[design/flow/design.v]
module incline_sat(
    input [12:0] incline,
    output [9:0] incline_sat
);
assign incline_sat = (~incline[12] && |incline[12:9]) ? 10'h1FF : 
                    (incline[12] && ~(&incline[12:9])) ? 10'h200 : incline[9:0];
endmodule
module desiredDrive(
    input [11:0] avg_torque,
    input [4:0] cadence,
    input not_pedaling,
    input [12:0] incline,
    input [2:0] scale,
    output [11:0] target_curr
);
localparam TORQUE_MIN = 12'h380;
localparam TOO_SMALL = 5'h05;
logic [9:0] inc_sat;
incline_sat i1( .incline(incline), .incline_sat(inc_sat));
logic [10:0] incline_factor;
assign incline_factor = {inc_sat[9], inc_sat[9:0]} + 11'd256;
logic [8:0] incline_factor_limit;
assign incline_factor_limit = (incline_factor[10] == 1'b1) ? 9'h000 : (incline_factor[9]) ? 9'h1FF : incline_factor[8:0];
logic [5:0] cadence_factor;
assign cadence_factor = (|cadence[4:1]) ? ({1'b0, cadence} + 6'd32) : 6'h00;
logic [12:0]torque_off;
assign torque_off = {1'b0, avg_torque} - {1'b0, TORQUE_MIN};
logic [12:0] torque_pos;
assign torque_pos = (torque_off[12] == 1'b1) ? 12'h000 : torque_off[11:0];
logic [30:0]assist_prod;
assign assist_prod = not_pedaling ? 30'h00000000 : (torque_pos * incline_factor_limit * cadence_factor * scale);
assign target_curr = (|assist_prod[29:27]) ? 12'hFFF : assist_prod[26:15];
endmodule
module desiredDrive_reg(
    input clk, rst_n,
    input [11:0] avg_torque,
    input [4:0] cadence,
    input not_pedaling,
    input [12:0] incline,
    input [2:0] scale,
    output logic [11:0] target_curr
);
logic [11:0] avg_torque_r;
logic [4:0] cadence_r;
logic not_pedaling_r;
logic [12:0] incline_r;
logic [2:0] scale_r;
logic [11:0] target_curr_nxt;
always_ff @(posedge clk, negedge rst_n) begin
    if (!rst_n) begin
        avg_torque_r <= 12'h000;
        cadence_r <= 5'h00;
        not_pedaling_r <= 1'b0;
        incline_r <= 13'h0000;
        scale_r <= 3'h0;
    end
    else begin
        avg_torque_r <= avg_torque;
        cadence_r <= cadence;
        not_pedaling_r <= not_pedaling;
        incline_r <= incline;
        scale_r <= scale;
    end
end
desiredDrive iDD(.avg_torque(avg_torque_r), .cadence(cadence_r), .not_pedaling(not_pedaling_r),
                 .incline(incline_r), .scale(scale_r), .target_curr(target_curr_nxt));
always_ff @(posedge clk, negedge rst_n) begin
    if (!rst_n)
        target_curr <= 12'h000;
    else
        target_curr <= target_curr_nxt;
end
endmodule
[design/flow/run.sh]
#!/bin/bash
# the make line also repeats each setting of config.mk as NAME=value (left out here)
make -C /OpenROAD-flow-scripts/flow DESIGN_CONFIG=/design/flow/config.mk WORK_HOME=/design/flow/orfs CLKGATE_MAP_FILE= finish
[design/flow/config.mk]
export PLATFORM = sky130hd
export DESIGN_NAME = desiredDrive_reg
export DESIGN_NICKNAME = desiredDrive_reg
export VERILOG_FILES = /design/flow/design.v
export SDC_FILE = /design/flow/constraint.sdc
export NUM_CORES = 4
export LEC_CHECK = 0
export ABC_AREA = 1
export CAP_MARGIN = 20
export CELL_PAD_IN_SITES_DETAIL_PLACEMENT = 0
export CORE_MARGIN = 2
export CORE_UTILIZATION = 27
export CTS_CLUSTER_SIZE = 53
export HOLD_SLACK_MARGIN = 0.2
export MIN_ROUTING_LAYER = met2
export PLACE_DENSITY_LB_ADDON = 0.04
export SETUP_SLACK_MARGIN = -0.08
export SLEW_MARGIN = 35
[design/flow/constraint.sdc]
create_clock -name core_clock -period 10.9 [get_ports {clk}]
set_input_delay 2.1800 -clock core_clock [delete_from_list [all_inputs] [get_ports {clk}]]
set_output_delay 2.1800 -clock core_clock [all_outputs]
set_load 0.01 [all_outputs]
==> job_summary.md, run 1 <==
### Flow metrics

| Metric | Value |
|---|---|
| Worst path arrival time | 11.14 ns |
| Drt pass-1 iters | 5 |
| Slew headroom | 51.3% |
| Die X | 208 um |
| GR Util All Layers | 28.2% |
| Worst-Margin Slew | 0.730 ns |
| Final hold vios | 0 |
| Starting Density | 27.4% |
| Adder Area Share | 43.2% |
| Yosys top cell by area | fa_1 |
| Post-synth EDFFs | 0 |
| Final core utilization | 39.6% |
| I/O Buffers | 47 |
| Crit-path max cell delay | 0.56 ns |
| Synth cell types | 42 |
| Initial antenna violation count | 1 |
| Number of placement rows | 74 |
| WS Path Type | register to register |
| Post-synth area hogs | fa_1, ha_1, nand2_1 |
| Crit start category | register |
| Cells after Synth | 1514 |
| Mux area share | 0% |
| Worst Skew | 0.00956 ns |
| GRT Residual Overflow | 0 |
| Post-synth top area share | 31.0% |
| CTS H-tree lvls | 2 |
| Critical R2R Capture | target_curr[0] |
| Worst Setup SP | incline_r[9] |
| Avg Cell Area, Syn | 7.42 um^2 |
| CP Buf/Inv Count | 18 |
| DR iter-0 viols | 1356 |
| Total Routed Length | 39300 um |
| Max-cap violations | 0 |
| Status | failed layout checks |
| Layout Check Fails | setup timing |
| Top FF cell, synth | dfrtp_1 |
| Complex Gates by Area | 7.79% |
| Final Max Tran Viols | 0 |
| GPL Wtd Cong | 0.911 |
| Via density | 6.22 |
| Clock latency (worst-skew pair) | 0.31 ns |
| Area Overhead vs Synth | 44.5% |
| Yosys cell count | 1514 |
| Hold path cells | 3 |
| Fmax | 91.3 MHz |
| Flop2flop setup slack | -0.05 ns |
| Crit path max fanout | 7 |
| Worst Hold Path EP | target_curr[6] |
| RSZ-0062 raised after global routing | true |
| Clock-pin slew of the registers on the worst-case setup and hold paths | 0.08 ns |
| Clock root cell | clkbuf_16 |
| Detail Route Antenna Nets | 0 |
| Crit path depth | 63 |
| CP delay by family, top | adder cells |
| First-pass GRT wire length | 63900 um |
| Via count | 14900 |
| Synth Cell Area | 0.0112 mm^2 |
| Commonest cells post-synth | nand2_1, inv_1, nor2_1 |
| Setup WS post-layout | -0.0494 ns |
| Synth async-reset ratio | 100% |
| Crit. End Element | register |
| Fin crit share | 100% |
| Yosys reg bits | 46 |
| CTS sink count | 46 |
| Post-route cell area | 0.0162 mm^2 |
| Worst r2r src | incline_r[9] |
| Crit path capture | target_curr[0] |
| Synth Area in XOR/XNOR | 2.57% |
| Top-count cell post-synth | nand2_1 |
| Boundary pin count | 48 |
| CTS tree | done |
| Simple Share, Synth | 24.4% |
| Clk buf depth | 2 |
| Number of global-route vias before repair | 17900 |
| Hold crit path type | register to register |
| Most common cell on crit path | nand2_1 |
| Fin nets | 2182 |
| TritonCTS Buffers | 5 |
| WP data required | 11.09 ns |
| Final setup vio count | 12 |
| Reg2Reg Depth | 63 |
| Drt wl/cell | 16.4 um |
| Largest net degree at the start of global routing | 47 |
| Slowest CP cell | fa_1 |
| YS warnings | 1 |
| Placed cell area | 0.0143 mm^2 |
| Fill count | 4384 |
| Die y size | 208 um |
| Count of tool warnings | 30 |
| Synthesized net count | 1833 |
| HPWL Detailed | 32000 um |
| Yosys stat chip area | 0.0112 mm^2 |
| DR DRC count | 0 |
| Core area | 0.0409 mm^2 |
| Chip area | 0.0432 mm^2 |
| Register share after synthesis | 10.3% |
| Worst Hold Launch | not_pedaling_r |
| Min Tclk post-route | 10.95 ns |
| Comb area leader | adder cells |
cell type report:
type,count,area [um^2],share of cell area (%)
well taps,532,666,4.10
multi-input cells,1120,10100,62.0
inverters,326,1240,7.64
flip-flops and latches,46,1150,7.11
diodes,1,2.50,0.0154
clock buffers,5,125,0.771
clock inverters,3,48.8,0.301
repair buffers,364,2930,18.0
timing repair:
action / CTS / global route
resized: 202 / 127
hold buffers: 0 / 0
buffers inserted: 31 / 18
pin swaps: 103 / 89
setup endpoints to repair: 12 / 12
cloned: 1 / 0
routing by layer:
metal / share of wire [%] / track usage (%) / vias up / routed length, um
met5: 0.49 / 1.89 / - / 191
met4: 3.2 / 1.57 / 6 / 1270
met3: 37 / 37.2 / 167 / 14700
met2: 59 / 36.6 / 3780 / 23100
met1: 0 / - / 5691 / 0
li1: - / - / 5272 / -
through the flow:
stage	setup WS, ns	setup TNS (ns)	hold WS, ns	cells
final	-0.0494	-0.452	0.660	2397
after CTS	-0.0798	-0.849	0.679	2381
after global placement	-0.977	-11.55	0.669	2344
after detailed placement	-1.08	-12.73	0.669	2344
after global routing	-0.676	-8.00	0.738	2396
after floorplan	0.0326	0	0.551	1514
==> run 2: changes to the inputs <==
- ABC_AREA: 1 -> 0
- CAP_MARGIN: 20 -> 25
- CELL_PAD_IN_SITES_DETAIL_PLACEMENT: 0 -> default
- CORE_ASPECT_RATIO: default -> 1.67
- CORE_UTILIZATION: 27 -> 39
- CTS_CLUSTER_SIZE: 53 -> default
- GPL_ROUTABILITY_DRIVEN: default -> 0
- GPL_TIMING_DRIVEN: default -> 1
- HOLD_SLACK_MARGIN: 0.2 -> default
- MAX_ROUTING_LAYER: default -> met4
- MIN_ROUTING_LAYER: met2 -> default
- PLACE_DENSITY_LB_ADDON: 0.04 -> 0.29
- SETUP_SLACK_MARGIN: -0.08 -> -0.09
- SLEW_MARGIN: 35 -> 5
- TNS_END_PERCENT: default -> 90
- clock period: 10.9 -> 14.5 ns (I/O delays scaled with it)
==> run 2 against run 1 <==
Compared with the run above: the run now finishes clean; setup slack improved by 1.4 ns; wire length fell by 37%; flip-flop count is the same; global-route usage decreased by 9.8 points; die area shrank 31%; clock-buffer cell count is 2 higher; final cell count decreased by 29%; largest cell class unchanged; highest routed layer is now met4.
==> job_summary.md, run 2 <==
### Flow metrics

| Metric | Value |
|---|---|
| DR iter-0 viols | 260 (-81%) |
| Initial antenna violation count | 0 (-1) |
| Synth Cell Area | 0.0111 mm^2 (-1.2%) |
| Post-synth top area share | 31.4% (+0.38 points) |
| Placed cell area | 0.0119 mm^2 (-17%) |
| Area Overhead vs Synth | 8.71% |
| Complex Gates by Area | 11.5% (+3.7 points) |
| Yosys top cell by area | fa_1 |
| Clock root cell | clkbuf_16 |
| Critical R2R Capture | target_curr[10] |
| HPWL Detailed | 20900 um (-35%) |
| I/O Buffers | 47 (unchanged) |
| Hold crit path type | register to register |
| Slew headroom | 33.4% (-18 points) |
| Worst r2r src | incline_r[11] |
| GR Util All Layers | 18.4% (-9.8 points) |
| Commonest cells post-synth | inv_1, nand2_1, fa_1 |
| Crit path depth | 48 (-24%) |
| WP data required | 14.64 ns (+3.55 ns) |
| Synthesized net count | 1643 (-10%) |
| Worst path arrival time | 13.26 ns (+2.12 ns) |
| Status | complete, no violations |
| Fmax | 76.2 MHz (-17%) |
| Reg2Reg Depth | 48 (-24%) |
| Cells after Synth | 1324 (-13%) |
| Yosys reg bits | 46 (unchanged) |
| Adder Area Share | 43.7% (+0.53 points) |
| Yosys cell count | 1324 (-13%) |
| Flop2flop setup slack | 1.38 ns (+1.43 ns) |
| CP delay by family, top | adder cells |
| Drt wl/cell | 14.5 um (-11%) |
| Simple Share, Synth | 20.5% (-3.9 points) |
| Crit path capture | target_curr[10] |
| Worst-Margin Slew | 0.997 ns (+0.267 ns) |
| Post-synth area hogs | fa_1, ha_1, dfrtp_1 |
| Worst Hold Path EP | target_curr[6] |
| WS Path Type | register to register |
| Crit. End Element | register |
| Avg Cell Area, Syn | 8.38 um^2 (+13%) |
| Fin nets | 1665 (-24%) |
| First-pass GRT wire length | 43900 um (-31%) |
| Worst Setup SP | incline_r[11] |
| Clock-pin slew of the registers on the worst-case setup and hold paths | 0.09 ns (about the same) |
| Total Routed Length | 24900 um (-37%) |
| Final hold vios | 0 (unchanged) |
| Fin crit share | 90.5% (-10 points) |
| Final setup vio count | 0 (-12) |
| # diodes | 0 (-1) |
| Largest net degree at the start of global routing | 47 (unchanged) |
| RSZ-0062 raised after global routing | false |
| Setup_tns | 0 ns (+0.452 ns) |
| Drt pass-1 iters | 5 (unchanged) |
| Number of placement rows | 79 (+6.8%) |
| # Post-CTS Setup Buffers | 0 (-100%) |
| Boundary pin count | 48 (unchanged) |
| GRT Residual Overflow | 0 (unchanged) |
| Top-count cell post-synth | inv_1 |
| Register share after synthesis | 10.4% (+0.12 points) |
| Hold path cells | 1 (-2) |
| Die y size | 222 um (+6.7%) |
| Clock latency (worst-skew pair) | 0.32 ns (about the same) |
| Final worst hold slack | 0.758 ns (+0.0981 ns) |
| Crit-path max cell delay | 0.67 ns (+0.11 ns) |
| Synth cell types | 65 (+55%) |
| Slowest CP cell | nor2b_1 |
| Die X | 135 um (-35%) |
| Yosys stat chip area | 0.0111 mm^2 (-1.2%) |
| CTS sink count | 46 (unchanged) |
| YS warnings | 1 (unchanged) |
| Chip area | 0.0299 mm^2 (-31%) |
| Via density | 5.11 (-18%) |
| Final Max Tran Viols | 0 (unchanged) |
| Mux area share | 0.553% (+0.55 points) |
| Count of tool warnings | 29 (-3.3%) |
| Min Tclk post-route | 13.12 ns (+2.17 ns) |
| Number of global-route vias before repair | 9425 (-47%) |
| Top FF cell, synth | dfrtp_1 |
| Crit start category | register |
| DR DRC count | 0 (unchanged) |
| CP Buf/Inv Count | 7 (-11) |
| Post-route cell area | 0.0121 mm^2 (-26%) |
| Setup WS post-layout | 1.38 ns (+1.43 ns) |
| Via count | 8747 (-41%) |
| Most common cell on crit path | fa_1 |
| Max-cap violations | 0 (unchanged) |
| Detail Route Antenna Nets | 0 (unchanged) |
| Synth async-reset ratio | 100% (unchanged) |
| Worst Hold Launch | not_pedaling_r |
| Worst Skew | 0.0201 ns (+0.0106 ns) |
| Post-synth EDFFs | 0 (unchanged) |
| Dpl ws | 1.36 ns (+2.44 ns) |
| Post-cts sizing count | 0 (-100%) |
| Clk buf depth | 2 (unchanged) |
| Hold buffers post-CTS | 0 (unchanged) |
| Comb area leader | adder cells |
| Core area | 0.0280 mm^2 (-32%) |
| CTS tree | done |
| Crit path max fanout | 12 (+5) |
| Synth Area in XOR/XNOR | 3.55% (+0.98 points) |
| CTS H-tree lvls | 2 (unchanged) |
| TritonCTS Buffers | 5 (unchanged) |
| Starting Density | 39.7% (+12 points) |
-- run 2: per-layer routing --
metal  global-route usage, %  routed length (um)
met1                    21.0               10100
met2                    32.6               13200
met3                    1.81                 593
met4                    7.61                1030
met5                       -                   0
-- run 2: area by class of cell --
class	count	area, um^2
clock buffer	7	143
timing repair buffer	53	510
clock inverter	1	8.76
fill	2776	15900
multi-input combinational	991	8860
inverter	249	935
tap	364	455
sequential	46	1150
-- run 2: per-stage QoR --
| stage | instances | util [%] |
|---|---|---|
| after floorplan | 1324 | - |
| after global placement | 1703 | 42.6 |
| after detailed placement | 1703 | 42.6 |
| after CTS | 1711 | 43.1 |
| after global routing | 1711 | 43.1 |
| final | 1711 | 43.1 |
==> run 3: changes to the inputs <==
- CAP_MARGIN: 25 -> 15
- CORE_ASPECT_RATIO: 1.67 -> default
- CORE_UTILIZATION: 39 -> 72
- CTS_CLUSTER_DIAMETER: default -> 59
- CTS_CLUSTER_SIZE: default -> 17
- PLACE_DENSITY_LB_ADDON: 0.29 -> 0.24
- SETUP_SLACK_MARGIN: -0.09 -> 2.13
- SLEW_MARGIN: 5 -> 35
- clock period: 14.5 -> 7.9 ns (I/O delays scaled with it)
==> run 3 against run 2 <==
Compared with the run above: the flow now stops in global routing; area after synthesis unchanged; die area down 45%; synthesized cell count unchanged.
==> job_summary.md, run 3 <==
## Implementation flow summary

| Metric | Value |
|---|---|
| Post-synth area hogs | fa_1, ha_1, dfrtp_1 |
| Die y size | 128 um (-42%) |
| Synth Cell Area | 0.0111 mm^2 (unchanged) |
| Top-count cell post-synth | inv_1 |
| Boundary pin count | 48 (unchanged) |
| HPWL Detailed | 30400 um (+46%) |
| Cells after Synth | 1324 (unchanged) |
| Synthesized net count | 1643 (unchanged) |
| Placed cells | 1777 (+4.3%) |
| TritonCTS Buffers | 5 (unchanged) |
| Top FF cell, synth | dfrtp_1 |
| Comb area leader | adder cells |
| Hold buffers post-CTS | 0 (unchanged) |
| Yosys stat chip area | 0.0111 mm^2 (unchanged) |
| CTS H-tree lvls | 2 (unchanged) |
| Avg Cell Area, Syn | 8.38 um^2 (unchanged) |
| Simple Share, Synth | 20.5% (unchanged) |
| Register share after synthesis | 10.4% (unchanged) |
| CTS sink count | 46 (unchanged) |
| Synth cell types | 65 (unchanged) |
| Dpl ws | -4.21 ns (-5.57 ns) |
| Clock root cell | clkbuf_16 |
| Clk buf depth | 2 (unchanged) |
| Post-synth EDFFs | 0 (unchanged) |
| Synth async-reset ratio | 100% (unchanged) |
| Yosys top cell by area | fa_1 |
| Starting Density | 73.3% (+34 points) |
| Status | aborted with a tool error |
| Adder Area Share | 43.7% (unchanged) |
| Die X | 128 um (-4.7%) |
| Number of placement rows | 45 (-43%) |
| Mux area share | 0.553% (unchanged) |
| Yosys reg bits | 46 (unchanged) |
| Chip area | 0.0164 mm^2 (-45%) |
| Complex Gates by Area | 11.5% (unchanged) |
| GRT Residual Overflow | 288 |
| YS warnings | 1 (unchanged) |
| Commonest cells post-synth | inv_1, nand2_1, fa_1 |
| Core area | 0.0151 mm^2 (-46%) |
| GR Util All Layers | 87.8% |
| Yosys cell count | 1324 (unchanged) |
| Failed at | global routing |
| Synth Area in XOR/XNOR | 3.55% (unchanged) |
| Log Error | [ERROR GRT-0116] Global routing finished with congestion. Check the congestion regions in the DRC Viewer. |
| Post-synth top area share | 31.4% (unchanged) |
| I/O Buffers | 47 (unchanged) |
-- run 3: stage by stage --
step                      instance area [um^2]  utilization [%]
after floorplan                          11400                -
after global placement                   13800             91.2
after detailed placement                 13800             91.2
after CTS                                14500             95.9
-- run 3: routing by layer --
metal,global-route usage (%),overflow
met2,102,186
met5,-,-
met3,71.0,6
met1,84.7,11
met4,92.2,85
-- run 3: what timing repair did --
item	4_1_cts
buffers inserted	19
setup endpoints to repair	12
cloned	2
resized	89
pin swaps	27
==> run 4: changes to the inputs <==
- ABC_AREA: 0 -> 1
- CAP_MARGIN: 15 -> 20
- CORE_UTILIZATION: 72 -> 65
- CTS_CLUSTER_DIAMETER: 59 -> 300
- CTS_CLUSTER_SIZE: 17 -> 99
- GPL_ROUTABILITY_DRIVEN: 0 -> default
- GPL_TIMING_DRIVEN: 1 -> default
- MAX_ROUTING_LAYER: met4 -> default
- PLACE_DENSITY_LB_ADDON: 0.24 -> default
- SETUP_SLACK_MARGIN: 2.13 -> default
- SLEW_MARGIN: 35 -> 20
- TNS_END_PERCENT: 90 -> 10
- clock period: 7.9 -> 8.07 ns (I/O delays scaled with it)
==> run 4 against run 3 <==
Compared with the run above: the layout now fails its checks (setup timing); die area rose by 12%; synthesized cell count up 14%; area after synthesis increased by 1.2%.
==> job_summary.md, run 4 <==
### Flow metrics

| Metric | Value |
|---|---|
| Status | failed layout checks |
| Layout Check Fails | setup timing |
| Yosys stat chip area | 0.0112 mm^2 (+1.2%) |
| Setup WS post-layout | -3.15 ns |
| Crit. End Element | register |
| Synth cell types | 42 (-35%) |
| Worst Setup SP | incline_r[11] |
| Crit path depth | 62 |
| Worst path arrival time | 11.40 ns |
| Drt pass-1 iters | 6 |
| Worst r2r src | incline_r[11] |
| CTS H-tree lvls | 2 (unchanged) |
| Mux area share | 0% (-0.55 points) |
| Hold path cells | 3 |
| First-pass GRT wire length | 54300 um |
| Yosys top cell by area | fa_1 |
| Register share after synthesis | 10.3% (-0.12 points) |
| Dpl ws | -3.04 ns (+1.17 ns) |
| Detail Route Antenna Nets | 0 |
| Number of placement rows | 48 (+6.7%) |
| Finished Layout Cells | 2060 |
| Clock latency (worst-skew pair) | 0.30 ns |
| Min Tclk post-route | 11.22 ns |
| Commonest cells post-synth | nand2_1, inv_1, nor2_1 |
| Hold crit path type | register to register |
| Synthesized net count | 1833 (+12%) |
| Worst Hold Launch | not_pedaling_r |
| Crit path capture | target_curr[5] |
| YS warnings | 1 (unchanged) |
| Fin nets | 2153 |
| Placed cells | 2031 (+14%) |
| Synth Cell Area | 0.0112 mm^2 (+1.2%) |
| Post-synth area hogs | fa_1, ha_1, nand2_1 |
| Post-synth top area share | 31.0% (-0.38 points) |
| HPWL Detailed | 27100 um (-11%) |
| Count of tool warnings | 34 |
| Number of global-route vias before repair | 11900 |
| Crit start category | register |
| Worst Skew | 0.0139 ns |
| Max-cap violations | 0 |
| DR iter-0 viols | 677 |
| DR DRC count | 0 |
| Worst-Margin Slew | 0.868 ns |
| Crit path max fanout | 7 |
| Critical R2R Capture | target_curr[5] |
| Core area | 0.0171 mm^2 (+13%) |
| Clock root cell | clkbuf_16 |
| CTS tree | done |
| Initial antenna violation count | 0 |
| Clk buf depth | 2 (unchanged) |
| Drt wl/cell | 16.0 um |
| Clock-pin slew of the registers on the worst-case setup and hold paths | 0.07 ns |
| Top FF cell, synth | dfrtp_1 |
| GRT Residual Overflow | 0 |
| GR Util All Layers | 37.3% |
| Total Routed Length | 32900 um |
| Adder Area Share | 43.2% (-0.53 points) |
| CP Buf/Inv Count | 18 |
| Final Max Tran Viols | 0 |
| I/O Buffers | 47 (unchanged) |
| Slowest CP cell | fa_1 |
| Final hold vios | 0 |
| CP delay by family, top | adder cells |
| Largest net degree at the start of global routing | 47 |
| Avg Cell Area, Syn | 7.42 um^2 (-11%) |
| Chip area | 0.0183 mm^2 (+12%) |
| # diodes | 0 |
| Via count | 11300 |
| Yosys cell count | 1514 (+14%) |
| TritonCTS Buffers | 5 (unchanged) |
| Fin crit share | 139% |
| Simple Share, Synth | 24.4% (+3.9 points) |
| Post-synth EDFFs | 0 (unchanged) |
| Cells after Synth | 1514 (+14%) |
| Synth async-reset ratio | 100% (unchanged) |
| CTS sink count | 46 (unchanged) |
| Via density | 5.49 |
| Die X | 135 um (+5.7%) |
| Crit-path max cell delay | 0.58 ns |
| RSZ-0062 raised after global routing | true |
| Reg2Reg Depth | 62 |
| Fmax | 89.2 MHz |
| Top-count cell post-synth | nand2_1 |
| Starting Density | 65.6% (-7.6 points) |
| Slew headroom | 42.1% |
| Final setup vio count | 12 |
| Boundary pin count | 48 (unchanged) |
| WP data required | 8.26 ns |
| Flop2flop setup slack | -3.15 ns |
| Complex Gates by Area | 7.79% (-3.7 points) |
| Area Overhead vs Synth | 31.9% |
| Synth Area in XOR/XNOR | 2.57% (-0.98 points) |
| Worst Hold Path EP | target_curr[6] |
| Comb area leader | adder cells |
| WS Path Type | register to register |
| Die y size | 135 um (+5.7%) |
| GPL Wtd Cong | 0.999 |
| Yosys reg bits | 46 (unchanged) |
-- run 4: what timing repair did --
action,CTS,global route
hold buffers,0,0
gates resized,19,43
hold endpoints to repair,0,0
gates cloned,0,1
setup buffers,12,8
setup endpoints to repair,12,12
pin swaps,11,36
-- run 4: layout make-up --
cell class,instances,area [um^2]
clock buffer,5,125
clock inverter,3,23.8
fill,1017,2300
inverter,326,1240
multi-input combinational,1120,9310
sequential,46,1150
tap,225,282
timing repair buffer,335,2680
-- run 4: stage by stage --
step / area [um^2] / setup TNS (ns) / utilization (%) / hold slack, ns
finish: 14800 / -37.43 / 86.5 / 0.645
global route: 14800 / -44.93 / 86.5 / 0.692
CTS: 14600 / -35.80 / 85.2 / 0.647
detailed placement: 14200 / -36.24 / 83.2 / 0.635
global placement: 14200 / -33.26 / 83.2 / 0.629
floorplan: 11600 / -25.02 / - / 0.551
-- run 4: layer usage --
layer	vias to the layer above	track usage [%]	share of wire (%)
met1	5478	42.8	38
li1	5245	-	-
met2	446	68.7	51
met4	0	16.3	4.9
met5	-	0	0
met3	141	5.91	5.6
==> run 5: changes to the inputs <==
- ABC_AREA: 1 -> default
- CORE_UTILIZATION: 65 -> 40
- CTS_CLUSTER_DIAMETER: 300 -> default
- CTS_CLUSTER_SIZE: 99 -> default
- SETUP_SLACK_MARGIN: default -> 3.35
- TNS_END_PERCENT: 10 -> default
- clock period: 8.07 -> 12.3 ns (I/O delays scaled with it)
==> run 5 against run 4 <==
Compared with the run above: now clean on timing, DRC and antenna; first-iteration DRC count is 22% lower; clock-buffer cell count stayed put; cell area is 10% lower; die area is 59% higher; register-to-register slack better by 3.9 ns; via count is 20% lower; largest cell class unchanged.
==> job_summary.md, run 5 <==
### Flow metrics

| Metric | Value |
|---|---|
| Status | complete, no violations |
| Setup_tns | 0 ns (+37.43 ns) |
| Top layer in use | met4 |
| DR DRC count | 0 (unchanged) |
| Clk buf depth | 2 (unchanged) |
| GPL Wtd Cong | 0.842 (-16%) |
| Via count | 9046 (-20%) |
| Yosys reg bits | 46 (unchanged) |
| Final Max Tran Viols | 0 (unchanged) |
| Synth Cell Area | 0.0111 mm^2 (-1.2%) |
| Simple Share, Synth | 20.5% (-3.9 points) |
| Gate Area | 0.00966 mm^2 (+3.7%) |
| Synth async-reset ratio | 100% (unchanged) |
| Worst Hold Path EP | target_curr[5] |
| Max-cap violations | 0 (unchanged) |
| Total Routed Length | 26900 um (-18%) |
| Flop area | 0.00115 mm^2 (+0.22%) |
| Setup WS post-layout | 0.759 ns (+3.91 ns) |
| Drt pass-1 iters | 5 (-1) |
| CTS sink count | 46 (unchanged) |
| Commonest cells post-synth | inv_1, nand2_1, fa_1 |
| Yosys cell count | 1324 (-13%) |
| Top FF cell, synth | dfrtp_1 |
| Hold crit path type | register to register |
| Met2 WL | 13000 um (-23%) |
| Number of placement rows | 60 (+25%) |
| Post-synth EDFFs | 0 (unchanged) |
| Area Overhead vs Synth | 19.9% |
| WP data required | 12.49 ns (+4.23 ns) |
| Clock latency (worst-skew pair) | 0.32 ns (+0.02 ns) |
| Die y size | 171 um (+26%) |
| Mux area share | 0.553% (+0.55 points) |
| TritonCTS Buffers | 5 (unchanged) |
| Min Tclk post-route | 11.54 ns (+0.325 ns) |
| Drt wl/cell | 15.2 um (-5.0%) |
| Dpl ws | 0.0893 ns (+3.13 ns) |
| Crit. End Element | register |
| Synth cell types | 65 (+55%) |
| Reg2Reg Depth | 51 (-18%) |
| Boundary pin count | 48 (unchanged) |
| YS warnings | 1 (unchanged) |
| Slowest CP cell | fa_1 |
| RSZ-0062 raised after global routing | true |
| # diodes | 0 (unchanged) |
| GRT Residual Overflow | 0 (unchanged) |
| First-pass GRT wire length | 46600 um (-14%) |
| Number of global-route vias before repair | 9561 (-19%) |
| Post-synth top area share | 31.4% (+0.38 points) |
| Yosys stat chip area | 0.0111 mm^2 (-1.2%) |
| CP delay by family, top | adder cells |
| Core area | 0.0271 mm^2 (+58%) |
| Fmax | 86.6 MHz (-2.8%) |
| Avg Cell Area, Syn | 8.38 um^2 (+13%) |
| Starting Density | 40.9% (-25 points) |
| Finished Layout Cells | 1772 (-14%) |
| Synth Area in XOR/XNOR | 3.55% (+0.98 points) |
| Count of tool warnings | 32 (-5.9%) |
| Worst Setup SP | incline_r[11] |
| Crit path max fanout | 6 (-1) |
| Worst Hold Launch | not_pedaling_r |
| Initial antenna violation count | 0 (unchanged) |
| Worst-Margin Slew | 0.923 ns (+0.0547 ns) |
| HPWL Detailed | 20800 um (-23%) |
| GR Util All Layers | 19.8% (-18 points) |
| DRT met1 WL | 12300 um (-1.8%) |
| Adder Area Share | 43.7% (+0.53 points) |
| Chip area | 0.0291 mm^2 (+59%) |
| Complex Gates by Area | 11.5% (+3.7 points) |
| Via density | 5.10 (-7.0%) |
| Final hold vios | 0 (unchanged) |
| Die X | 171 um (+26%) |
| CTS H-tree lvls | 2 (unchanged) |
| Crit path capture | target_curr[0] |
| Synthesized net count | 1643 (-10%) |
| Cells after Synth | 1324 (-13%) |
| Top-count cell post-synth | inv_1 |
| Met3 wire len | 881 um (-52%) |
| I/O Buffers | 47 (unchanged) |
| Fin crit share | 93.8% (-45 points) |
| Fill count | 2600 (+160%) |
| Critical R2R Capture | target_curr[0] |
| Hold buffers post-CTS | 0 (unchanged) |
| Yosys top cell by area | fa_1 |
| Crit start category | register |
| Crit-path max cell delay | 0.56 ns (-0.02 ns) |
| CP Buf/Inv Count | 12 (-6) |
| Most common cell on crit path | fa_1 |
| WS Path Type | register to register |
| Slew headroom | 38.5% (-3.6 points) |
| Worst path arrival time | 11.73 ns (+0.33 ns) |
| Placed cells | 1717 (-15%) |
| CTS tree | done |
| Flop2flop setup slack | 0.76 ns (+3.91 ns) |
| Worst Skew | 0.00739 ns (-0.00654 ns) |
| Clock-pin slew of the registers on the worst-case setup and hold paths | 0.07 ns (about the same) |
| Clock root cell | clkbuf_16 |
| Crit path depth | 51 (-18%) |
| Fin nets | 1718 (-20%) |
| Register share after synthesis | 10.4% (+0.12 points) |
| Worst r2r src | incline_r[11] |
| Post-synth area hogs | fa_1, ha_1, dfrtp_1 |
| Hold path cells | 1 (-2) |
| Comb area leader | adder cells |
| Final setup vio count | 0 (-12) |
| Detail Route Antenna Nets | 0 (unchanged) |
| Largest net degree at the start of global routing | 47 (unchanged) |
| DR iter-0 viols | 525 (-22%) |
==> run 5: stage by stage <==
step	hold WS (ns)	instance area (um^2)	utilization (%)
6_report	0.799	13300	49.1
5_1_grt	0.879	13300	49.1
4_1_cts	0.777	12900	47.5
3_5_place_dp	0.749	12200	45.0
3_3_place_gp	0.759	12200	45.0
2_1_floorplan	0.501	11400	-
==> run 5: per-layer routing <==
layer,track usage (%),up-vias
met4,5.54,0
met5,0,-
met1,26.9,4478
li1,-,4359
met3,2.57,48
met2,33.3,161
==> run 5: final cells by class <==
type	count	area share, %
multi-input combinational	993	72.6
clock buffer	5	0.941
inverter	249	7.03
clock inverter	3	0.179
timing repair buffer	104	7.04
tap	372	3.50
sequential	46	8.67
==> run 5: timing repair <==
action,CTS,global route
setup buffers,26,17
endpoints found under the setup margin,12,12
gates resized,66,69
gates cloned,3,1
pin swaps,13,57
==> run 6: changes to the inputs <==
- ABC_AREA: default -> 1
- CAP_MARGIN: 20 -> 25
- CORE_ASPECT_RATIO: default -> 1.67
- CORE_UTILIZATION: 40 -> 32
- CTS_CLUSTER_DIAMETER: default -> 400
- CTS_CLUSTER_SIZE: default -> 100
- GPL_ROUTABILITY_DRIVEN: default -> 0
- GPL_TIMING_DRIVEN: default -> 1
- MAX_ROUTING_LAYER: default -> met5
- SETUP_SLACK_MARGIN: 3.35 -> -0.09
- SLEW_MARGIN: 20 -> 5
- TNS_END_PERCENT: default -> 90
- clock period: 12.3 -> 14.5 ns (I/O delays scaled with it)
==> run 6 against run 5 <==
Compared with the run above: flip-flop count unchanged; still clean; maximum frequency decreased by 10%; global-route usage decreased by 3.0 points; first-iteration DRC count decreased by 27%; die area increased by 26%; clock skew increased by 0.028 ns; final cell count increased by 13%; clock-buffer cell count unchanged.
==> job_summary.md, run 6 <==
### Flow metrics

| Metric | Value |
|---|---|
| Status | complete, no violations |
| # diodes | 0 (unchanged) |
| Hold crit path type | register to register |
| Crit path capture | target_curr[0] |
| Clk buf depth | 2 (unchanged) |
| Yosys top cell by area | fa_1 |
| Top-count cell post-synth | nand2_1 |
| Drt pass-1 iters | 5 (unchanged) |
| Final hold vios | 0 (unchanged) |
| Number of placement rows | 88 (+47%) |
| Count of tool warnings | 29 (-9.4%) |
| CTS H-tree lvls | 2 (unchanged) |
| Worst Hold Launch | not_pedaling_r |
| Mux area share | 0% (-0.55 points) |
| Setup_tns | 0 ns (unchanged) |
| First-pass GRT wire length | 49500 um (+6.2%) |
| Starting Density | 32.5% (-8.5 points) |
| CTS sink count | 46 (unchanged) |
| Initial antenna violation count | 0 (unchanged) |
| Critical R2R Capture | target_curr[0] |
| DR iter-0 viols | 381 (-27%) |
| Flop area | 0.00115 mm^2 (-0.22%) |
| Crit-path max cell delay | 0.81 ns (+0.25 ns) |
| Die y size | 246 um (+44%) |
| Gate Area | 0.00875 mm^2 (-9.5%) |
| Total Routed Length | 29500 um (+9.5%) |
| WP data required | 14.68 ns (+2.19 ns) |
| Core area | 0.0346 mm^2 (+28%) |
| Boundary pin count | 48 (unchanged) |
| Worst-Margin Slew | 1.06 ns (+0.134 ns) |
| Chip area | 0.0367 mm^2 (+26%) |
| Flop2flop setup slack | 1.64 ns (+0.88 ns) |
| Hold buffers post-CTS | 0 (unchanged) |
| RSZ-0062 raised after global routing | false |
| Slew headroom | 29.5% (-8.9 points) |
| Synth cell types | 42 (-35%) |
| Register share after synthesis | 10.3% (-0.12 points) |
| Area Overhead vs Synth | 9.94% |
| Avg Cell Area, Syn | 7.42 um^2 (-11%) |
| Post-synth EDFFs | 0 (unchanged) |
| CP Buf/Inv Count | 9 (-3) |
| Detail Route Antenna Nets | 0 (unchanged) |
| Fin nets | 1867 (+8.7%) |
| I/O Buffers | 47 (unchanged) |
| Post-synth top area share | 31.0% (-0.38 points) |
| Via count | 9574 (+5.8%) |
| Min Tclk post-route | 12.86 ns (+1.32 ns) |
| Cells after Synth | 1514 (+14%) |
| Final setup vio count | 0 (unchanged) |
| Synth async-reset ratio | 100% (unchanged) |
| CP delay by family, top | adder cells |
| Yosys reg bits | 46 (unchanged) |
| Finished Layout Cells | 1999 (+13%) |
| Commonest cells post-synth | nand2_1, inv_1, nor2_1 |
| Top FF cell, synth | dfrtp_1 |
| Clock latency (worst-skew pair) | 0.34 ns (+0.02 ns) |
| TritonCTS Buffers | 5 (unchanged) |
| Simple Share, Synth | 24.4% (+3.9 points) |
| DR DRC count | 0 (unchanged) |
| Drt wl/cell | 14.7 um (-2.9%) |
| Adder Area Share | 43.2% (-0.53 points) |
| Fin crit share | 88.7% (-5.2 points) |
| Clock-pin slew of the registers on the worst-case setup and hold paths | 0.11 ns (+0.04 ns) |
| # Post-CTS Setup Buffers | 0 (-100%) |
| YS warnings | 1 (unchanged) |
| Setup WS post-layout | 1.64 ns (+0.883 ns) |
| Crit start category | register |
| Synth Area in XOR/XNOR | 2.57% (-0.98 points) |
| WS Path Type | register to register |
| Comb area leader | adder cells |
| Hold path cells | 3 (+2) |
| Worst Hold Path EP | target_curr[6] |
| Number of global-route vias before repair | 10600 (+11%) |
| Most common cell on crit path | nand2_1 |
| Slowest CP cell | a21oi_1 |
| Crit path max fanout | 12 (+6) |
| Post-synth area hogs | fa_1, ha_1, nand2_1 |
| Placed cell area | 0.0122 mm^2 (-0.14%) |
| Final Max Tran Viols | 0 (unchanged) |
| Reg2Reg Depth | 56 (+9.8%) |
| Crit path depth | 56 (+9.8%) |
| Synth Cell Area | 0.0112 mm^2 (+1.2%) |
| GR Util All Layers | 16.8% (-3.0 points) |
| Worst path arrival time | 13.04 ns (+1.31 ns) |
| Post-cts sizing count | 0 (-100%) |
| Worst r2r src | incline_r[9] |
| Post-route cell area | 0.0123 mm^2 (-7.2%) |
| HPWL Detailed | 25500 um (+23%) |
| Placed cells | 1991 (+16%) |
| Synthesized net count | 1833 (+12%) |
| Worst Setup SP | incline_r[9] |
| Yosys cell count | 1514 (+14%) |
| Yosys stat chip area | 0.0112 mm^2 (+1.2%) |
| Largest net degree at the start of global routing | 47 (unchanged) |
| Fill count | 3686 (+42%) |
| Via density | 4.79 (-6.2%) |
| Clock root cell | clkbuf_16 |
| GRT Residual Overflow | 0 (unchanged) |
| Dpl ws | 1.69 ns (+1.60 ns) |
| CTS tree | done |
| Fmax | 77.8 MHz (-10%) |
| Complex Gates by Area | 7.79% (-3.7 points) |
| Die X | 149 um (-13%) |
| Worst Skew | 0.0353 ns (+0.0279 ns) |
| Max-cap violations | 0 (unchanged) |
| Crit. End Element | register |
-- run 6: area by class of cell --
class / count / share of cell area (%)
multi-input combinational: 1120 / 70.9
clock inverter: 3 / 0.395
tap: 450 / 4.56
sequential: 46 / 9.32
inverter: 326 / 9.95
timing repair buffer: 49 / 3.89
clock buffer: 5 / 1.01
-- run 6: through the flow --
step | hold slack [ns] | util, %
after floorplan | 0.551 | -
after global placement | 0.633 | 35.2
after detailed placement | 0.623 | 35.2
after CTS | 0.599 | 35.7
after global routing | 0.659 | 35.7
final | 0.594 | 35.7
-- run 6: routing by layer --
metal | track usage (%) | wire [um] | vias to the layer above
li1 | - | - | 4667
met1 | 16.6 | 10400 | 4617
met2 | 33.6 | 16600 | 210
met3 | 1.57 | 677 | 80
met4 | 9.27 | 1730 | 0
met5 | 0 | 0 | -
==> run 7: changes to the inputs <==
- ABC_AREA: 1 -> default
- CAP_MARGIN: 25 -> 20
- CORE_ASPECT_RATIO: 1.67 -> default
- CORE_UTILIZATION: 32 -> 72
- CTS_CLUSTER_DIAMETER: 400 -> default
- CTS_CLUSTER_SIZE: 100 -> 97
- GPL_ROUTABILITY_DRIVEN: 0 -> default
- GPL_TIMING_DRIVEN: 1 -> default
- MAX_ROUTING_LAYER: met5 -> default
- SETUP_SLACK_MARGIN: -0.09 -> default
- SLEW_MARGIN: 5 -> 20
- TNS_END_PERCENT: 90 -> default
- clock period: 14.5 -> 8.81 ns (I/O delays scaled with it)
==> run 7 against run 6 <==
Compared with the run above: the flow now stops in global routing; synthesized cell count decreased by 13%; area after synthesis decreased by 1.2%; die area decreased by 55%.
==> job_summary.md, run 7 <==
## Implementation flow summary

| Metric | Value |
|---|---|
| Status | aborted with a tool error |
| Failed at | global routing |
| Log Error | [ERROR GRT-0232] Routing congestion too high. Check the congestion heatmap in the GUI. |
| Comb area leader | adder cells |
| Core area | 0.0151 mm^2 (-56%) |
| I/O Buffers | 47 (unchanged) |
| Mux area share | 0.553% (+0.55 points) |
| Post-synth area hogs | fa_1, ha_1, dfrtp_1 |
| Avg Cell Area, Syn | 8.38 um^2 (+13%) |
| Clk buf depth | 2 (unchanged) |
| Complex Gates by Area | 11.5% (+3.7 points) |
| CTS H-tree lvls | 2 (unchanged) |
| GPL Wtd Cong | 0.992 |
| CTS sink count | 46 (unchanged) |
| YS warnings | 1 (unchanged) |
| Simple Share, Synth | 20.5% (-3.9 points) |
| Chip area | 0.0164 mm^2 (-55%) |
| Clock root cell | clkbuf_16 |
| Die X | 128 um (-14%) |
| Synth async-reset ratio | 100% (unchanged) |
| Synth cell types | 65 (+55%) |
| Starting Density | 73.3% (+41 points) |
| HPWL Detailed | 26700 um (+4.6%) |
| Yosys stat chip area | 0.0111 mm^2 (-1.2%) |
| Die y size | 128 um (-48%) |
| Cells after Synth | 1324 (-13%) |
| Top-count cell post-synth | inv_1 |
| Synth Cell Area | 0.0111 mm^2 (-1.2%) |
| Placed cell area | 0.0138 mm^2 (+13%) |
| Adder Area Share | 43.7% (+0.53 points) |
| TritonCTS Buffers | 5 (unchanged) |
| Yosys reg bits | 46 (unchanged) |
| Yosys cell count | 1324 (-13%) |
| Boundary pin count | 48 (unchanged) |
| Post-synth top area share | 31.4% (+0.38 points) |
| Commonest cells post-synth | inv_1, nand2_1, fa_1 |
| Hold buffers post-CTS | 0 (unchanged) |
| Placed cells | 1773 (-11%) |
| GRT Residual Overflow | 2755 |
| Number of placement rows | 45 (-49%) |
| Post-synth EDFFs | 0 (unchanged) |
| Yosys top cell by area | fa_1 |
| Synth Area in XOR/XNOR | 3.55% (+0.98 points) |
| Top FF cell, synth | dfrtp_1 |
| Register share after synthesis | 10.4% (+0.12 points) |
| Synthesized net count | 1643 (-10%) |
| GR Util All Layers | 117% |
==> run 7: per-layer routing <==
layer | global-route usage (%) | GRT overflow
met1 | 94.1 | 42
met4 | 134 | 562
met3 | 84.8 | 46
met5 | 58.8 | 11
met2 | 165 | 2094
==> run 7: timing repair <==
action,4_1_cts
cloned,1
pin swaps,71
setup buffers,19
gates resized,96
endpoints found under the setup margin,12
==> run 7: metrics by stage <==
stage	setup slack, ns	util (%)
2_1_floorplan	-1.79	-
3_3_place_gp	-2.35	91.1
3_5_place_dp	-2.84	91.1
4_1_cts	-2.49	96.2
==> run 8: changes to the inputs <==
- ABC_AREA: default -> 0
- CAP_MARGIN: 20 -> 15
- CTS_CLUSTER_DIAMETER: default -> 59
- CTS_CLUSTER_SIZE: 97 -> 17
- GPL_ROUTABILITY_DRIVEN: default -> 0
- GPL_TIMING_DRIVEN: default -> 1
- HOLD_SLACK_MARGIN: default -> 0.24
- MAX_ROUTING_LAYER: default -> met4
- PLACE_DENSITY_LB_ADDON: default -> 0.24
- SETUP_SLACK_MARGIN: default -> 2.13
- SLEW_MARGIN: 20 -> 35
- TNS_END_PERCENT: default -> 90
- clock period: 8.81 -> 7.72 ns (I/O delays scaled with it)
==> run 8 against run 7 <==
Compared with the run above: the run fails in clock tree synthesis; area after synthesis unchanged; synthesized cell count unchanged; die area unchanged.
==> job_summary.md, run 8 <==
## Implementation flow summary

| Metric | Value |
|---|---|
| Status | aborted with a tool error |
| Failed at | clock tree synthesis |
| Log Error | [ERROR DPL-0033] detailed placement checks failed during check placement. |
| Placed cells | 1774 (+0.056%) |
| Placed cell area | 0.0138 mm^2 (-0.11%) |
| Comb area leader | adder cells |
| Boundary pin count | 48 (unchanged) |
| Simple Share, Synth | 20.5% (unchanged) |
| Post-synth EDFFs | 0 (unchanged) |
| Synth async-reset ratio | 100% (unchanged) |
| Synth Area in XOR/XNOR | 3.55% (unchanged) |
| Yosys top cell by area | fa_1 |
| Top FF cell, synth | dfrtp_1 |
| Number of placement rows | 45 (unchanged) |
| I/O Buffers | 47 (unchanged) |
| Yosys reg bits | 46 (unchanged) |
| Cells after Synth | 1324 (unchanged) |
| Avg Cell Area, Syn | 8.38 um^2 (unchanged) |
| YS warnings | 1 (unchanged) |
| Yosys stat chip area | 0.0111 mm^2 (unchanged) |
| Synth Cell Area | 0.0111 mm^2 (unchanged) |
| Chip area | 0.0164 mm^2 (unchanged) |
| Dpl ws | -4.46 ns (-1.62 ns) |
| HPWL Detailed | 29900 um (+12%) |
| Complex Gates by Area | 11.5% (unchanged) |
| Core area | 0.0151 mm^2 (unchanged) |
| Starting Density | 73.3% (unchanged) |
| Die y size | 128 um (unchanged) |
| Post-synth top area share | 31.4% (unchanged) |
| Yosys cell count | 1324 (unchanged) |
| Commonest cells post-synth | inv_1, nand2_1, fa_1 |
| Synthesized net count | 1643 (unchanged) |
| Mux area share | 0.553% (unchanged) |
| Top-count cell post-synth | inv_1 |
| Register share after synthesis | 10.4% (unchanged) |
| Adder Area Share | 43.7% (unchanged) |
| Synth cell types | 65 (unchanged) |
| Post-synth area hogs | fa_1, ha_1, dfrtp_1 |
| Die X | 128 um (unchanged) |
run 8: stage by stage:
stage | hold WS (ns)
after global placement | 0.779
after detailed placement | 0.804
after floorplan | 0.501
==> run 9: changes to the inputs <==
- ABC_AREA: 0 -> default
- CAP_MARGIN: 15 -> 20
- CORE_UTILIZATION: 72 -> 9
- CTS_CLUSTER_DIAMETER: 59 -> default
- CTS_CLUSTER_SIZE: 17 -> default
- GPL_ROUTABILITY_DRIVEN: 0 -> default
- GPL_TIMING_DRIVEN: 1 -> default
- HOLD_SLACK_MARGIN: 0.24 -> default
- MAX_ROUTING_LAYER: met4 -> default
- PLACE_DENSITY_LB_ADDON: 0.24 -> default
- SETUP_SLACK_MARGIN: 2.13 -> default
- SLEW_MARGIN: 35 -> 20
- TNS_END_PERCENT: 90 -> default
- clock period: 7.72 -> 16.3 ns (I/O delays scaled with it)
==> run 9 against run 8 <==
Compared with the run above: now clean on timing, DRC and antenna; die area increased to 7.7 times the previous value; synthesized cell count did not move; area after synthesis unchanged.
==> job_summary.md, run 9 <==
### Flow metrics

| Metric | Value |
|---|---|
| Status | complete, no violations |
| Drt wl/cell | 9.70 um |
| Number of placement rows | 128 (+180%) |
| CP delay by family, top | adder cells |
| First-pass GRT wire length | 48300 um |
| Synth Cell Area | 0.0111 mm^2 (unchanged) |
| GRT Residual Overflow | 0 |
| I/O Buffers | 47 (unchanged) |
| Crit start category | register |
| Min Tclk post-route | 12.98 ns |
| Top FF cell, synth | dfrtp_1 |
| Top-count cell post-synth | inv_1 |
| RSZ-0062 raised after global routing | false |
| CTS H-tree lvls | 2 |
| Mux area share | 0.553% (unchanged) |
| Starting Density | 9.09% (-64 points) |
| Max-cap violations | 0 |
| Complex Gates by Area | 11.5% (unchanged) |
| Register share after synthesis | 10.4% (unchanged) |
| Total Routed Length | 28900 um |
| Chip area | 0.126 mm^2 (+670%) |
| Post-synth top area share | 31.4% (unchanged) |
| Die y size | 355 um (+180%) |
| Worst Hold Path EP | target_curr[6] |
| Crit path depth | 47 |
| CTS sink count | 46 |
| Area Overhead vs Synth | 23.2% |
| GPL Wtd Cong | 0.829 |
| # Post-CTS Setup Buffers | 0 |
| Fill count | 14100 |
| WS Path Type | register to register |
| Clk buf depth | 2 |
| Setup WS post-layout | 3.32 ns |
| Fin crit share | 79.6% |
| Hold path cells | 1 |
| Slew headroom | 31.3% |
| Worst Hold Launch | not_pedaling_r |
| Synth Area in XOR/XNOR | 3.55% (unchanged) |
| Die X | 355 um (+180%) |
| Synthesized net count | 1643 (unchanged) |
| Clock latency (worst-skew pair) | 0.31 ns |
| Reg2Reg Depth | 47 |
| Post-cts sizing count | 0 |
| WP data required | 16.44 ns |
| Yosys reg bits | 46 (unchanged) |
| Boundary pin count | 48 (unchanged) |
| Worst Setup SP | incline_r[11] |
| Setup_tns | 0 ns |
| Final Max Tran Viols | 0 |
| Via count | 8604 |
| Hold crit path type | register to register |
| Count of tool warnings | 29 |
| Fin nets | 1668 |
| Synth async-reset ratio | 100% (unchanged) |
| Clock-pin slew of the registers on the worst-case setup and hold paths | 0.07 ns |
| DR iter-0 viols | 396 |
| Commonest cells post-synth | inv_1, nand2_1, fa_1 |
| Adder Area Share | 43.7% (unchanged) |
| YS warnings | 1 (unchanged) |
| Crit. End Element | register |
| # diodes | 0 |
| Initial antenna violation count | 4 |
| Number of global-route vias before repair | 9018 |
| Critical R2R Capture | target_curr[1] |
| Flop2flop setup slack | 3.32 ns |
| Dpl ws | 3.31 ns (+7.78 ns) |
| Cells after Synth | 1324 (unchanged) |
| Synth cell types | 65 (unchanged) |
| Yosys top cell by area | fa_1 |
| Clock root cell | clkbuf_16 |
| Crit path max fanout | 12 |
| Hold buffers post-CTS | 0 |
| Worst path arrival time | 13.12 ns |
| Yosys stat chip area | 0.0111 mm^2 (unchanged) |
| CTS tree | done |
| Drt pass-1 iters | 5 |
| Worst r2r src | incline_r[11] |
| Crit path capture | target_curr[1] |
| TritonCTS Buffers | 5 |
| GR Util All Layers | 4.74% |
| Comb area leader | adder cells |
| Largest net degree at the start of global routing | 47 |
| Final hold vios | 0 |
| Detail Route Antenna Nets | 0 |
| Crit-path max cell delay | 0.68 ns |
| Slowest CP cell | nor2b_1 |
| Fmax | 77.0 MHz |
| Post-synth EDFFs | 0 (unchanged) |
| HPWL Detailed | 24700 um (-17%) |
| Final setup vio count | 0 |
| Simple Share, Synth | 20.5% (unchanged) |
| Yosys cell count | 1324 (unchanged) |
| Post-synth area hogs | fa_1, ha_1, dfrtp_1 |
| Worst-Margin Slew | 1.03 ns |
| Via density | 2.89 |
| CP Buf/Inv Count | 8 |
| Core area | 0.122 mm^2 (+710%) |
| DR DRC count | 0 |
| Avg Cell Area, Syn | 8.38 um^2 (unchanged) |
| Worst Skew | 0.00895 ns |
run 9: routing by layer:
layer,global-route usage (%),up-vias,share of wire (%)
met5,0,-,0.073
met4,1.40,4,2.8
met3,0.913,36,4.1
met2,7.63,183,46
met1,6.38,4130,47
li1,-,4251,-
run 9: per-stage QoR:
stage,hold WS [ns],cells,cell area (um^2),util [%]
floorplan,0.501,1324,11100,-
global placement,0.750,2967,13500,11.1
detailed placement,0.757,2967,13500,11.1
CTS,0.779,2975,13700,11.2
global route,0.829,2975,13700,11.2
finish,0.781,2975,13700,11.2
run 9: cell type report:
cell class	count	area (um^2)	share of cell area (%)
tap	1625	2030	14.9
clock buffer	5	125	0.915
multi-input combinational	991	8850	64.7
timing repair buffer	56	533	3.90
inverter	249	935	6.84
sequential	46	1150	8.42
clock inverter	3	43.8	0.320
==> run 10: changes to the inputs <==
- CAP_MARGIN: 20 -> 35
- CELL_PAD_IN_SITES_GLOBAL_PLACEMENT: default -> 3
- CORE_UTILIZATION: 9 -> 30
- CTS_CLUSTER_DIAMETER: default -> 103
- CTS_CLUSTER_SIZE: default -> 60
- GPL_TIMING_DRIVEN: default -> 1
- MAX_ROUTING_LAYER: default -> met4
- PLACE_DENSITY_LB_ADDON: default -> 0.08
- SETUP_SLACK_MARGIN: default -> 0.48
- SLEW_MARGIN: 20 -> 10
- TNS_END_PERCENT: default -> 15
- clock period: 16.3 -> 15.4 ns (I/O delays scaled with it)
==> run 10 against run 9 <==
Compared with the run above: flip-flop count is the same; register-to-register slack worse by 1.3 ns; critical path type unchanged; wire length up 0.16%; cell area shrank 10%.
==> job_summary.md, run 10 <==
### Flow metrics

| Metric | Value |
|---|---|
| Status | complete, no violations |
| Crit start category | register |
| Via density | 4.69 (+62%) |
| Number of global-route vias before repair | 9182 (+1.8%) |
| Clock root cell | clkbuf_16 |
| Worst Hold Path EP | target_curr[9] |
| Die X | 196 um (-45%) |
| HPWL Detailed | 24300 um (-1.5%) |
| Count of tool warnings | 29 (unchanged) |
| WP data required | 15.56 ns (-0.88 ns) |
| Worst Skew | 0.0250 ns (+0.0161 ns) |
| Initial antenna violation count | 0 (-4) |
| Fmax | 74.8 MHz (-2.9%) |
| Area Overhead vs Synth | 10.5% |
| Detail Route Antenna Nets | 0 (unchanged) |
| Most used routing layer | met2 |
| Clock latency (worst-skew pair) | 0.35 ns (+0.04 ns) |
| I/O Buffers | 47 (unchanged) |
| Die y size | 196 um (-45%) |
| Synthesized net count | 1643 (unchanged) |
| RSZ-0062 raised after global routing | false |
| Fin crit share | 86.8% (+7.2 points) |
| GRT Residual Overflow | 0 (unchanged) |
| Slew headroom | 40.6% (+9.3 points) |
| Synth Cell Area | 0.0111 mm^2 (unchanged) |
| Worst-Margin Slew | 0.891 ns (-0.136 ns) |
| Largest net degree at the start of global routing | 34 (-28%) |
| Crit path capture | target_curr[11] |
| Adder Area Share | 43.7% (unchanged) |
| Synth cell types | 65 (unchanged) |
| Post-cts sizing count | 0 (unchanged) |
| Via count | 8529 (-0.87%) |
| Worst r2r src | incline_r[11] |
| Met1 Use GR | 22.8% (+16 points) |
| Met2 Use GR | 27.0% (+19 points) |
| Cells after Synth | 1324 (unchanged) |
| Flop2flop setup slack | 2.03 ns (-1.29 ns) |
| Register share after synthesis | 10.4% (unchanged) |
| Critical R2R Capture | target_curr[11] |
| Total Routed Length | 28900 um (+0.16%) |
| Post-synth area hogs | fa_1, ha_1, dfrtp_1 |
| GPL Wtd Cong | 0.806 (-2.8%) |
| Crit path max fanout | 12 (unchanged) |
| Starting Density | 30.4% (+21 points) |
| Yosys cell count | 1324 (unchanged) |
| Met3 usage | 2.05% (+1.1 points) |
| YS warnings | 1 (unchanged) |
| Commonest cells post-synth | inv_1, nand2_1, fa_1 |
| Hold crit path type | register to register |
| Hold buffers post-CTS | 0 (unchanged) |
| Avg Cell Area, Syn | 8.38 um^2 (unchanged) |
| Final hold vios | 0 (unchanged) |
| Slowest CP cell | nor2b_1 |
| Crit path depth | 45 (-4.3%) |
| Yosys reg bits | 46 (unchanged) |
| Max-cap violations | 0 (unchanged) |
| # Post-CTS Setup Buffers | 0 (unchanged) |
| Top-count cell post-synth | inv_1 |
| Synth Area in XOR/XNOR | 3.55% (unchanged) |
| Post-synth EDFFs | 0 (unchanged) |
| Boundary pin count | 48 (unchanged) |
| Fill count | 3938 (-72%) |
| DR iter-0 viols | 260 (-34%) |
| Worst Hold Launch | not_pedaling_r |
| CP Buf/Inv Count | 5 (-3) |
| Final setup vio count | 0 (unchanged) |
| CTS H-tree lvls | 2 (unchanged) |
| Setup_tns | 0 ns (unchanged) |
| Clock-pin slew of the registers on the worst-case setup and hold paths | 0.07 ns (about the same) |
| Crit-path max cell delay | 0.72 ns (+0.04 ns) |
| Comb area leader | adder cells |
| Simple Share, Synth | 20.5% (unchanged) |
| Synth async-reset ratio | 100% (unchanged) |
| Core area | 0.0365 mm^2 (-70%) |
| Yosys top cell by area | fa_1 |
| Chip area | 0.0385 mm^2 (-69%) |
| Most common cell on crit path | fa_1 |
| Clk buf depth | 2 (unchanged) |
| Final Max Tran Viols | 0 (unchanged) |
| Fin nets | 1670 (+0.12%) |
| Hold path cells | 1 (unchanged) |
| DR DRC count | 0 (unchanged) |
| Worst path arrival time | 13.53 ns (+0.41 ns) |
| Mux area share | 0.553% (unchanged) |
| Post-synth top area share | 31.4% (unchanged) |
| GR Util All Layers | 16.8% (+12 points) |
| # diodes | 0 (unchanged) |
| Complex Gates by Area | 11.5% (unchanged) |
| WS Path Type | register to register |
| TritonCTS Buffers | 5 (unchanged) |
| Min Tclk post-route | 13.37 ns (+0.390 ns) |
| Crit. End Element | register |
| Reg2Reg Depth | 45 (-4.3%) |
| Drt pass-1 iters | 4 (-1) |
| CTS sink count | 46 (unchanged) |
| First-pass GRT wire length | 49700 um (+2.9%) |
| Top FF cell, synth | dfrtp_1 |
| CTS tree | done |
| CP delay by family, top | adder cells |
| Worst Setup SP | incline_r[11] |
| Yosys stat chip area | 0.0111 mm^2 (unchanged) |
| Number of placement rows | 70 (-45%) |
| Drt wl/cell | 15.9 um (+64%) |
[run 10: layout make-up]
class / count / area, um^2 / area share, %
multi-input combinational: 991 / 8850 / 72.2
clock inverter: 3 / 48.8 / 0.398
clock buffer: 5 / 125 / 1.02
sequential: 46 / 1150 / 9.39
timing repair buffer: 58 / 568 / 4.63
inverter: 249 / 935 / 7.62
tap: 468 / 586 / 4.77
[run 10: per-layer routing]
layer | share of wire, % | routed length [um]
met2 | 47 | 13600
met5 | 0 | 0
met1 | 50 | 14400
met4 | 1.3 | 366
met3 | 1.8 | 527
[run 10: stage by stage]
stage	util, %	instance area, um^2	instances	hold WS (ns)	worst slack [ns]
after global placement	33.0	12000	1809	0.767	2.15
after detailed placement	33.1	12100	1810	0.786	1.98
final	33.6	12300	1820	0.774	2.03
after floorplan	-	11100	1324	0.501	3.98
after global routing	33.6	12300	1820	0.820	1.02
after CTS	33.5	12200	1818	0.801	1.88
==> run 11: changes to the inputs <==
- ABC_AREA: default -> 1
- CAP_MARGIN: 35 -> 20
- CELL_PAD_IN_SITES_GLOBAL_PLACEMENT: 3 -> default
- CORE_UTILIZATION: 30 -> 65
- CTS_CLUSTER_DIAMETER: 103 -> default
- CTS_CLUSTER_SIZE: 60 -> default
- GPL_TIMING_DRIVEN: 1 -> default
- MAX_ROUTING_LAYER: met4 -> default
- PLACE_DENSITY_LB_ADDON: 0.08 -> default
- SETUP_SLACK_MARGIN: 0.48 -> default
- SLEW_MARGIN: 10 -> 20
- TNS_END_PERCENT: 15 -> 10
- clock period: 15.4 -> 9.74 ns (I/O delays scaled with it)
==> run 11 against run 10 <==
Compared with the run above: now fails the layout checks on setup timing; utilization up 55 points; sequential share of layout area is 1.8 points lower; final cell count grew 13%; worst hold slack got worse by 0.12 ns; critical endpoint is now target_curr[1]; largest cell class unchanged.
==> job_summary.md, run 11 <==
### Flow metrics

| Metric | Value |
|---|---|
| Status | failed layout checks |
| Layout Check Fails | setup timing |
| Fill count | 841 (-79%) |
| Finished Layout Cells | 2059 (+13%) |
| Clock root cell | clkbuf_16 |
| Crit path depth | 62 (+38%) |
| CP delay by family, top | adder cells |
| Worst path arrival time | 11.62 ns (-1.91 ns) |
| Fmax | 87.4 MHz (+17%) |
| Final hold vios | 0 (unchanged) |
| GPL Wtd Cong | 1.01 (+25%) |
| Worst Hold Launch | not_pedaling_r |
| Post-synth EDFFs | 0 (unchanged) |
| Hold crit path type | register to register |
| Hold path cells | 3 (+2) |
| Total Routed Length | 38700 um (+34%) |
| Top FF cell, synth | dfrtp_1 |
| Number of placement rows | 48 (-31%) |
| Yosys cell count | 1514 (+14%) |
| CP Buf/Inv Count | 16 (+11) |
| Adder Area Share | 43.2% (-0.53 points) |
| Largest net degree at the start of global routing | 47 (+38%) |
| Flop2flop setup slack | -1.70 ns (-3.72 ns) |
| Critical R2R Capture | target_curr[1] |
| Slew headroom | 40.0% (-0.62 points) |
| Min Tclk post-route | 11.44 ns (-1.94 ns) |
| Crit path max fanout | 7 (-5) |
| Drt wl/cell | 18.8 um (+18%) |
| WS Path Type | register to register |
| CTS sink count | 46 (unchanged) |
| Synth cell types | 42 (-35%) |
| YS warnings | 1 (unchanged) |
| Clock-pin slew of the registers on the worst-case setup and hold paths | 0.08 ns (about the same) |
| Post-synth area hogs | fa_1, ha_1, nand2_1 |
| Post-synth top area share | 31.0% (-0.38 points) |
| RSZ-0062 raised after global routing | true |
| Starting Density | 65.6% (+35 points) |
| Clock latency (worst-skew pair) | 0.31 ns (-0.04 ns) |
| Via count | 11800 (+39%) |
| Boundary pin count | 48 (unchanged) |
| Synth async-reset ratio | 100% (unchanged) |
| Setup WS post-layout | -1.70 ns (-3.72 ns) |
| Final setup vio count | 12 (+12) |
| Complex Gates by Area | 7.79% (-3.7 points) |
| Fin nets | 2151 (+29%) |
| Top-count cell post-synth | nand2_1 |
| Final Max Tran Viols | 0 (unchanged) |
| Post-route cell area | 0.0152 mm^2 (+24%) |
| Core area | 0.0171 mm^2 (-53%) |
| Avg Cell Area, Syn | 7.42 um^2 (-11%) |
| HPWL Detailed | 28000 um (+15%) |
| Die y size | 135 um (-31%) |
| CTS tree | done |
| DR DRC count | 0 (unchanged) |
| Number of global-route vias before repair | 12400 (+35%) |
| GR Util All Layers | 42.6% (+26 points) |
| Synth Area in XOR/XNOR | 2.57% (-0.98 points) |
| Placed cell area | 0.0142 mm^2 (+17%) |
| Commonest cells post-synth | nand2_1, inv_1, nor2_1 |
-- run 11: per-stage QoR --
step | setup TNS, ns | utilization, %
6_report | -20.17 | 89.0
3_5_place_dp | -18.86 | 82.8
3_3_place_gp | -13.97 | 82.8
2_1_floorplan | -4.98 | -
4_1_cts | -14.85 | 88.0
5_1_grt | -25.61 | 89.0
-- run 11: routing by layer --
layer	GRT usage (%)	wire length (um)	up-vias	share of wire, %
met5	1.39	34	-	0.088
met4	26.7	2970	2	7.7
met3	13.5	3430	245	8.9
met2	73.0	18900	695	49
met1	45.5	13300	5654	34
li1	-	-	5246	-
-- run 11: timing repair --
action	4_1_cts	5_1_grt
pin swaps	75	46
cloned	1	0
setup buffers	25	5
resized	110	36
setup endpoints to repair	12	12
endpoints found under the hold margin	0	0
-- run 11: layout make-up --
class	instances	area (um^2)	area share [%]
Inverter	326	1240	8.16
Tap cell	225	282	1.85
Multi-Input combinational cell	1120	9630	63.2
Clock buffer	5	125	0.821
Sequential cell	46	1150	7.56
Antenna cell	1	2.50	0.0164
Clock inverter	3	48.8	0.320
Timing Repair Buffer	333	2750	18.1
